==> inputs of run a <==
## ALU
module ALU (
    input Clk,
    input Reset,
    input [7:0] operand_A, operand_B,
    input [3:0] Sel,
    output [7:0] Out,
    output [3:0] Flag);
Settings: LEC_CHECK=0, CAP_MARGIN=10, CORE_MARGIN=2, CORE_UTILIZATION=72, CTS_CLUSTER_DIAMETER=25, GPL_TIMING_DRIVEN=1, HOLD_SLACK_MARGIN=-0.1, MAX_ROUTING_LAYER=met5, PLACE_DENSITY=0.64, SETUP_SLACK_MARGIN=2.34, SLEW_MARGIN=20, TNS_END_PERCENT=80; clock period 11.7 ns.
run.sh (not shown) runs the stock make flow with config.mk's settings and CLKGATE_MAP_FILE=.
==> run b (differences from run a) <==
--- a/flow/config.mk
+++ b/flow/config.mk
@@ -9,10 +9,9 @@
 export CORE_MARGIN = 2
 export CORE_UTILIZATION = 72
-export CTS_CLUSTER_DIAMETER = 25
 export GPL_TIMING_DRIVEN = 1
 export HOLD_SLACK_MARGIN = -0.1
 export MAX_ROUTING_LAYER = met5
 export PLACE_DENSITY = 0.64
-export SETUP_SLACK_MARGIN = 2.34
+export SETUP_SLACK_MARGIN = -0.9
 export SLEW_MARGIN = 20
 export TNS_END_PERCENT = 80
==> qor summary <==
Outcome: run a stopped before the end; run b complete, but fails checks
Stage where the flow stopped: run a global routing; run b -
Layout check failures: run a -; run b setup timing
DIE WIDTH: run a 99.6 µm; run b 99.6 µm
XOR/XNOR share of the synthesized area: run a 3.46%; run b 3.46%
Post-synth top flop: run a sky130_fd_sc_hd__dfrtp_1; run b sky130_fd_sc_hd__dfrtp_1
Area fraction in full adders, half adders and majority gates: run a 30.6%; run b 30.6%
Worst slack after detailed placement: run a -1440 ps; run b -1590 ps
Total placed cells including tap cells: run a 1054; run b 1050
Total standard cell area after synthesis: run a 0.00659 mm²; run b 0.00659 mm²
Post CTS Setup Buffer Count: run a 31; run b 15
Overall die area: run a 0.00993 mm²; run b 0.00993 mm²
Number of standard cells reported by yosys: run a 881; run b 881
Count of clock tree sinks: run a 12; run b 12
Summed standard-cell area reported by yosys: run a 0.00659 mm²; run b 0.00659 mm²
Total CTS buffers: run a 3; run b 3
Post-Synthesis Cells: run a 881; run b 881
Half-perimeter wire length after detailed placement: run a 18000 µm; run b 17200 µm
Port buffer count: run a 33; run b 33
Fraction of the core area occupied by cells at floorplan: run a 74.8%; run b 74.8%
Seq/Total Area, Yosys: run a 4.56%; run b 4.56%
DP Area: run a 0.00765 mm²; run b 0.00751 mm²
Placer Congestion: run a 1.16; run b 1.13
Number of gates resized after cts: run a 60; run b 13
Library cells used by synthesis: run a 87; run b 87
Most common cell in the netlist: run a sky130_fd_sc_hd__nor2_1; run b sky130_fd_sc_hd__nor2_1
Tally of yosys warning messages: run a 1; run b 1
Floorplan row count: run a 34; run b 34
Cell accounting for the most synthesized area: run a sky130_fd_sc_hd__ha_1; run b sky130_fd_sc_hd__ha_1

---

==> run B <==
==> flow/design.v <==
module ALU (
    input Clk,
    input Reset,
    input [7:0] operand_A, operand_B,
    input [3:0] Sel,
    output [7:0] Out,
    output [3:0] Flag);
    reg [7:0] Result;
    reg [3:0] FlagCpy;
    reg [7:0] nResult;
    reg [3:0] nFlag;
    reg [8:0] extendResult;
    reg [15:0] extendResult1;
    assign Out = Result;
    assign Flag = FlagCpy;
    always @(*)
    begin
        nResult = Result;
        nFlag = FlagCpy;
        extendResult = 9'd0;
        extendResult1 = 16'd0;
        case(Sel)
            4'h0:
                begin
                    extendResult = operand_A + operand_B;
                    if(extendResult >> 8 == 1)
                        nFlag = nFlag | 4'b0010;
                    else
                        nResult = extendResult[7:0];
                end
            4'h1:
                begin
                    if(operand_A < operand_B)
                        nFlag = nFlag | 4'b1000;
                    else
                        nResult = operand_A - operand_B;
                end
            4'h2:
                begin
                    extendResult1 = operand_A * operand_B;
                    if(extendResult1 >> 8 != 0)
                        nFlag = nFlag | 4'b0100;
                    else
                        nResult = operand_A * operand_B;
                    if(nResult == 0)
                        nFlag = nFlag | 4'b0001;
                end
            4'h3:
                begin
                    if(operand_A < operand_B)
                        nFlag = nFlag | 4'b1000;
                    else if(operand_B == 0)
                        nResult = 8'hFF;
                    else
                        nResult = operand_A / operand_B;
                    if(nResult == 0)
                        nFlag = nFlag | 4'b0001;
                end
            4'h4:
                begin
                extendResult1 = operand_A << operand_B;
                if(operand_B > 8 || (operand_A==1&&operand_B==8))
                    nFlag = nFlag | 4'b0010;
                else
                    begin
                    extendResult1 = operand_A << operand_B;
                    if(extendResult1 << 8 != 0)
                        nFlag = nFlag | 4'b0010;
                    else
                        nResult = operand_A << operand_B;
                    end
                if(nResult == 0)
                    nFlag = nFlag | 4'b0001;
                end
            4'h5:
                begin
                nResult = operand_A >> operand_B;
                if(nResult == 0)
                    nFlag = nFlag | 4'b0001;
                if(operand_B > 8 || (operand_B == 8 && operand_A==1) || (operand_B==7&&(operand_A == 2 || operand_A==3)) || operand_B==6&&(operand_A<=7&&operand_A>=4) || operand_B==5&&(operand_A<=15&&operand_A>=8) || operand_B==4&&(operand_A<=31&&operand_A>=16))
                    nFlag = nFlag | 4'b1000;
                end
            4'h6:
                begin
                nResult = operand_A & operand_B;
                if(nResult == 0)
                    nFlag = nFlag | 1;
                end
            4'h7:
                begin
                nResult = operand_A | operand_B;
                if(nResult == 0)
                    nFlag = nFlag | 1;
                end
            4'h8:
                begin
                nResult = operand_A ^ operand_B;
                if(nResult == 0)
                    nFlag = nFlag | 1;
                end
            4'h9:
                begin
                nResult = ~(operand_A ^ operand_B);
                if(nResult == 0)
                    nFlag = nFlag | 1;
                end
            4'hA:
                begin
                nResult = ~(operand_A & operand_B);
                if(nResult == 0)
                    nFlag = nFlag | 1;
                end
            4'hB:
                begin
                nResult = ~(operand_A | operand_B);
                if(nResult == 0)
                    nFlag = nFlag | 1;
                end
            default:
                nResult = 8'h00;
        endcase
    end
    always @(posedge Clk, posedge Reset)
    begin
        if(Reset) begin
            Result <= 8'h00;
            FlagCpy <= 4'b0000;
        end else begin
            Result <= nResult;
            FlagCpy <= nFlag;
        end
    end
endmodule
==> flow/run.sh <==
#!/bin/bash
# the make line also repeats each setting of config.mk as NAME=value (left out here)
make -C /OpenROAD-flow-scripts/flow DESIGN_CONFIG=/design/flow/config.mk WORK_HOME=/design/flow/orfs CLKGATE_MAP_FILE= finish
==> flow/config.mk <==
export PLATFORM = sky130hd
export DESIGN_NAME = ALU
export DESIGN_NICKNAME = ALU
export VERILOG_FILES = /design/flow/design.v
export SDC_FILE = /design/flow/constraint.sdc
export NUM_CORES = 4
export LEC_CHECK = 0
export CAP_MARGIN = 10
export CORE_MARGIN = 2
export CORE_UTILIZATION = 72
export CTS_CLUSTER_DIAMETER = 29
export GPL_TIMING_DRIVEN = 1
export HOLD_SLACK_MARGIN = -0.1
export MAX_ROUTING_LAYER = met5
export PLACE_DENSITY = 0.64
export SETUP_SLACK_MARGIN = 3.39
export SLEW_MARGIN = 20
export TNS_END_PERCENT = 80
==> flow/constraint.sdc <==
create_clock -name core_clock -period 11.7 [get_ports {Clk}]
set_input_delay 2.3400 -clock core_clock [delete_from_list [all_inputs] [get_ports {Clk}]]
set_output_delay 2.3400 -clock core_clock [all_outputs]
set_load 0.01 [all_outputs]
==> run R: changes against run B <==
Settings changed: CORE_ASPECT_RATIO set to 0.5, CORE_UTILIZATION 72 to 30, CTS_CLUSTER_DIAMETER 29 to unset, GPL_ROUTABILITY_DRIVEN set to 0, HOLD_SLACK_MARGIN -0.1 to 0.12, PLACE_DENSITY 0.64 to 0.65, SETUP_SLACK_MARGIN 3.39 to -0.9, TNS_END_PERCENT 80 to 20.
==> flow/constraint.sdc (replaced) <==
create_clock -name core_clock -period 17.0 [get_ports {Clk}]
set_input_delay 3.4000 -clock core_clock [delete_from_list [all_inputs] [get_ports {Clk}]]
set_output_delay 3.4000 -clock core_clock [all_outputs]
set_load 0.01 [all_outputs]
==> run F: changes against run B <==
Settings changed: ABC_AREA set to 1, CAP_MARGIN 10 to 20, CORE_UTILIZATION 72 to 58, CTS_CLUSTER_DIAMETER 29 to unset, GPL_TIMING_DRIVEN 1 to unset, HOLD_SLACK_MARGIN -0.1 to unset, MAX_ROUTING_LAYER met5 to unset, PLACE_DENSITY 0.64 to unset, PLACE_DENSITY_LB_ADDON set to 0.06, SETUP_SLACK_MARGIN 3.39 to unset, TNS_END_PERCENT 80 to unset.
==> flow/constraint.sdc (replaced) <==
create_clock -name core_clock -period 9.28 [get_ports {Clk}]
set_input_delay 1.8560 -clock core_clock [delete_from_list [all_inputs] [get_ports {Clk}]]
set_output_delay 1.8560 -clock core_clock [all_outputs]
set_load 0.01 [all_outputs]
==> comparison table <==
Status: run F failed layout checks; run R timing/DRC/antenna clean; run B did not finish
Failing step: run F -; run R -; run B global routing
Violated checks: run F setup timing; run R -; run B -
Clock tree from TritonCTS: run F yes; run R yes; run B -
Die Width: run F 115 um; run R 214 um; run B 99.6 um
Average detailed-routed wire length per instance: run F 18.6 um; run R 18.5 um; run B -
Power in the clock group: run F 87.0 uW; run R 48.1 uW; run B -
DR DRC count: run F 0; run R 0; run B -
Area fraction in and, or, nand and nor cells after synthesis: run F 0.337; run R 0.225; run B 0.225
Final core area utilization: run F 0.772; run R 0.338; run B -
Switching power: run F 645 uW; run R 258 uW; run B -
Final Routed Wirelength: run F 27,200 um; run R 21,900 um; run B -
Final-layout non-clock buffer area share: run F 0.147; run R 0.0587; run B -
Hold_sp: run F FlagCpy[2]; run R FlagCpy[2]; run B -
Cell with the largest stage delay on the worst path: run F sky130_fd_sc_hd__ha_1; run R sky130_fd_sc_hd__nor4_2; run B -
Uppermost layer routed: run F met4; run R met4; run B -
Area of the multi-input gates: run F 6420 sq um; run R 5760 sq um; run B -
Number of max-slew violations in the final report: run F 0; run R 0; run B -
Instance count along the most critical hold path: run F 1; run R 1; run B -
Setup TNS Final: run F -4280 ps; run R 0 ps; run B -
Worst EP arrival: run F 11,080 ps; run R 16,500 ps; run B -
FFs & Latches: run F 12; run R 12; run B -
Post-route design area: run F 9280 sq um; run R 7290 sq um; run B -
Met2 wire length: run F 11,700 um; run R 10,200 um; run B -
Power and IR drop assume default switching activity.
